## distortion_correction
module distortion_correction #(
    parameter DATA_WIDTH = 16,
    parameter H_RES = 1280,
    parameter V_RES = 720
)(
    input clk,
    input rst_n,
    input [15:0] fx, fy,       
    input [15:0] cx, cy,       
    input [15:0] k1, k2, k3,   
    input valid_params,
    input [DATA_WIDTH-1:0] vin_data,
    input vin_de, vin_vs, vin_hs,
    input [9:0] pixel_x, pixel_y,
    output reg [DATA_WIDTH-1:0] vout_data,
    output reg vout_de, vout_vs, vout_hs,
    input [15:0] ram_rd_data,
    output reg [19:0] ram_rd_addr,
    output reg ram_rd_en
);
For scale: ~11000 cells after synthesis, roughly 310 flip-flops, ~210 I/O pins, roughly 100000 um2 of cells after synthesis.
clock: 28.1 ns
lec_check: 0
abc_area: 0
cap_margin: 30
cell_pad_in_sites_detail_placement: 2
cell_pad_in_sites_global_placement: 3
core_aspect_ratio: 1.1
core_margin: 2
core_utilization: 28
cts_cluster_diameter: 400
gpl_routability_driven: 0
max_routing_layer: met4
min_routing_layer: met2
slew_margin: 20
run.sh (not shown) runs the stock make flow with config.mk's settings and CLKGATE_MAP_FILE=.
Edit:
==> flow/config.mk (replaced) <==
export PLATFORM = sky130hd
export DESIGN_NAME = distortion_correction
export DESIGN_NICKNAME = distortion_correction
export VERILOG_FILES = /design/flow/design.v
export SDC_FILE = /design/flow/constraint.sdc
export NUM_CORES = 4
export LEC_CHECK = 0
export ABC_AREA = 1
export CAP_MARGIN = 20
export CORE_MARGIN = 2
export CORE_UTILIZATION = 70
export CTS_CLUSTER_DIAMETER = 223
export SLEW_MARGIN = 20
==> flow/constraint.sdc (replaced) <==
create_clock -name core_clock -period 10.5 [get_ports {clk}]
set_input_delay 2.1000 -clock core_clock [delete_from_list [all_inputs] [get_ports {clk}]]
set_output_delay 2.1000 -clock core_clock [all_outputs]
set_load 0.01 [all_outputs]
Result:
- The new run finished with setup timing left
- hold slack is better by 0.0087 ns
- clock skew is higher by 0.0098 ns
- synthesized area is higher by 3.9%
- wire length is lower by 16%
- non-clock buffer count is higher by 543
- design area is higher by 4.2%
- die area is lower by 58%
- global-route usage is higher by 9.9 points
Edit:
--- a/flow/config.mk
+++ b/flow/config.mk
@@ -7,7 +7,8 @@
 export LEC_CHECK = 0
-export ABC_AREA = 1
-export CAP_MARGIN = 20
-export CORE_MARGIN = 2
-export CORE_UTILIZATION = 70
-export CTS_CLUSTER_DIAMETER = 223
+export CAP_MARGIN = 0
+export CORE_ASPECT_RATIO = 0.5
+export CORE_MARGIN = 8
+export CORE_UTILIZATION = 40
+export CTS_CLUSTER_DIAMETER = 62
+export CTS_CLUSTER_SIZE = 10
 export SLEW_MARGIN = 20
==> flow/constraint.sdc (replaced) <==
create_clock -name core_clock -period 20.0 [get_ports {clk}]
set_input_delay 4.0000 -clock core_clock [delete_from_list [all_inputs] [get_ports {clk}]]
set_output_delay 4.0000 -clock core_clock [all_outputs]
set_load 0.01 [all_outputs]
Result:
- The new run finished with timing, DRC and antenna clean
- clock-buffer cell count goes up by 6
- via count goes down by 18%
- register-to-register slack improves by 5.2 ns
- worst setup slack improves by 5.2 ns
- global-route usage goes down by 22 points
- wire length goes down by 17%
- clock skew goes down by 0.014 ns
- synthesized cell count goes down by 15%
- design area goes down by 6.7%
- first-iteration DRC count goes down by 47%
Edit:
==> flow/config.mk (replaced) <==
export PLATFORM = sky130hd
export DESIGN_NAME = distortion_correction
export DESIGN_NICKNAME = distortion_correction
export VERILOG_FILES = /design/flow/design.v
export SDC_FILE = /design/flow/constraint.sdc
export NUM_CORES = 4
export LEC_CHECK = 0
export ABC_AREA = 1
export CAP_MARGIN = 20
export CELL_PAD_IN_SITES_DETAIL_PLACEMENT = 2
export CELL_PAD_IN_SITES_GLOBAL_PLACEMENT = 1
export CORE_ASPECT_RATIO = 0.74
export CORE_MARGIN = 5
export CORE_UTILIZATION = 60
export CTS_CLUSTER_SIZE = 33
export GPL_ROUTABILITY_DRIVEN = 0
export GPL_TIMING_DRIVEN = 0
export MAX_ROUTING_LAYER = met5
export MIN_ROUTING_LAYER = met1
export PLACE_DENSITY_LB_ADDON = 0.15
export SLEW_MARGIN = 20
export TNS_END_PERCENT = 90
Result: Now the flow died in 3_5_place_dp. Die area drops by 32%. Synthesized area climbs by about 4%. Synthesized cell count climbs by 18%.

---

job 8407:
distortion_correction again, from the RTL that the note above started with.
## distortion_correction
module distortion_correction #(
    parameter DATA_WIDTH = 16,
    parameter H_RES = 1280,
    parameter V_RES = 720
)(
    input clk,
    input rst_n,
    input [15:0] fx, fy,       
    input [15:0] cx, cy,       
    input [15:0] k1, k2, k3,   
    input valid_params,
    input [DATA_WIDTH-1:0] vin_data,
    input vin_de, vin_vs, vin_hs,
    input [9:0] pixel_x, pixel_y,
    output reg [DATA_WIDTH-1:0] vout_data,
    output reg vout_de, vout_vs, vout_hs,
    input [15:0] ram_rd_data,
    output reg [19:0] ram_rd_addr,
    output reg ram_rd_en
);
export LEC_CHECK = 0
export ABC_AREA = 1
export CAP_MARGIN = 30
export CELL_PAD_IN_SITES_DETAIL_PLACEMENT = 2
export CELL_PAD_IN_SITES_GLOBAL_PLACEMENT = 3
export CORE_ASPECT_RATIO = 1.1
export CORE_MARGIN = 2
export CORE_UTILIZATION = 72
export CTS_CLUSTER_DIAMETER = 400
export GPL_ROUTABILITY_DRIVEN = 0
export MAX_ROUTING_LAYER = met4
export MIN_ROUTING_LAYER = met2
export SLEW_MARGIN = 20
create_clock -name core_clock -period 12.6 [get_ports {clk}]
Job 8407 got as far as global placement without I/O, where a tool error ended the run.
Edits applied to the flow inputs when going from job 8407 to job 9668:
==> flow/config.mk <==
export PLATFORM = sky130hd
export DESIGN_NAME = distortion_correction
export DESIGN_NICKNAME = distortion_correction
export VERILOG_FILES = /design/flow/design.v
export SDC_FILE = /design/flow/constraint.sdc
export NUM_CORES = 4
export LEC_CHECK = 0
export CAP_MARGIN = 20
export CORE_MARGIN = 2
export CORE_UTILIZATION = 40
export SETUP_SLACK_MARGIN = 4.79
export SLEW_MARGIN = 20
==> flow/constraint.sdc <==
create_clock -name core_clock -period 16.9 [get_ports {clk}]
set_input_delay 3.3800 -clock core_clock [delete_from_list [all_inputs] [get_ports {clk}]]
set_output_delay 3.3800 -clock core_clock [all_outputs]
set_load 0.01 [all_outputs]
==> comparison <==
- Job 9668 was carried through to the last stage, and its layout satisfied the timing, DRC and antenna checks.
- Summary of job 9668 over job 8407: count of standard-cell rows climbed about 25%; mux contribution to synthesized area climbed 0.76 points; area figure in the yosys stat output dropped about 3.8%.
Changes in job 4428 relative to job 9668:
diff --git a/flow/config.mk b/flow/config.mk
--- a/flow/config.mk
+++ b/flow/config.mk
@@ -8,2 +8,3 @@
-export CAP_MARGIN = 20
-export CORE_MARGIN = 2
+export CAP_MARGIN = 0
+export CORE_ASPECT_RATIO = 0.5
+export CORE_MARGIN = 8
@@ -11 +12,3 @@
-export SETUP_SLACK_MARGIN = 4.79
+export CTS_CLUSTER_DIAMETER = 62
+export CTS_CLUSTER_SIZE = 10
+export HOLD_SLACK_MARGIN = 0.29
@@ -12,0 +16 @@
+export TNS_END_PERCENT = 80
==> flow/constraint.sdc <==
create_clock -name core_clock -period 20.0 [get_ports {clk}]
set_input_delay 4.0000 -clock core_clock [delete_from_list [all_inputs] [get_ports {clk}]]
set_output_delay 4.0000 -clock core_clock [all_outputs]
set_load 0.01 [all_outputs]
Results
In the tables for job 9668 and job 4428, number of global-route vias before repair reads higher with job 9668. The area overhead of the layout relative to synthesis number comes out higher for job 9668 vs job 4428. Clock latency on the worst-skew pair: job 9668 and job 4428 compared, lower one is job 4428. Critical path depth (job 4428 / job 9668): 1.06. Per the comparison of job 4428 with job 9668, fraction of met2 tracks used by global routing now sits lower, cell count moved down, tap cell instance count increased by 36 relative to the old numbers. Result for job 9668 and job 4428: all clean. Job 9668 reports its source of the critical timing path as r2[7] while job 4428 reports r2[3].
For job 1551, these inputs were changed with respect to job 4428:
==> flow/config.mk <==
export PLATFORM = sky130hd
export DESIGN_NAME = distortion_correction
export DESIGN_NICKNAME = distortion_correction
export VERILOG_FILES = /design/flow/design.v
export SDC_FILE = /design/flow/constraint.sdc
export NUM_CORES = 4
export LEC_CHECK = 0
export CAP_MARGIN = 20
export CELL_PAD_IN_SITES_DETAIL_PLACEMENT = 1
export CELL_PAD_IN_SITES_GLOBAL_PLACEMENT = 1
export CORE_ASPECT_RATIO = 0.74
export CORE_MARGIN = 3
export CORE_UTILIZATION = 60
export MAX_ROUTING_LAYER = met4
export MIN_ROUTING_LAYER = met2
export PLACE_DENSITY_LB_ADDON = 0.15
export SLEW_MARGIN = 20
export TNS_END_PERCENT = 90
### Flow results
[job 1551 vs job 4428] number of placement rows: lower in job 1551. Job 1551 vs. job 4428: final-layout worst hold slack down 15 ps, post-route clock period utilization up 1.1 points, number of ordinary and repair buffers in the finished layout up 0.96%.
What job 4608 does differently from job 1551 at the input level:
==> flow/config.mk <==
export PLATFORM = sky130hd
export DESIGN_NAME = distortion_correction
export DESIGN_NICKNAME = distortion_correction
export VERILOG_FILES = /design/flow/design.v
export SDC_FILE = /design/flow/constraint.sdc
export NUM_CORES = 4
export LEC_CHECK = 0
export CAP_MARGIN = 20
export CORE_MARGIN = 2
export CORE_UTILIZATION = 40
export SLEW_MARGIN = 20
==> flow/constraint.sdc <==
create_clock -name core_clock -period 16.9 [get_ports {clk}]
set_input_delay 3.3800 -clock core_clock [delete_from_list [all_inputs] [get_ports {clk}]]
set_output_delay 3.3800 -clock core_clock [all_outputs]
set_load 0.01 [all_outputs]
Results
After detailed routing, job 1551 needs more wire than job 4608.
Job 1551 ended up with dfrtp_2 as its slowest cell on the critical path; job 4608 ended up with xnor2_1.
Iteration-0 DRC count of the detailed router sits lower in job 4608 than in job 1551.
Detailed-route wire length per cell on job 4608 is down relative to job 1551.
Post-layout minimum cycle time ends up higher on job 1551.
Die size for job 4608: 48% up relative to job 1551
Of job 4608 and job 1551, job 4608 shows the higher layout overhead on the synthesized area, with job 1551 below it.
Job 4608 -> job 1551: combinational gate area flat
Status | job 4608 and job 1551 | clean
Comparing job 4608 with job 1551, the clock input transition at the sequential cells of the worst setup and hold paths came out essentially unchanged.
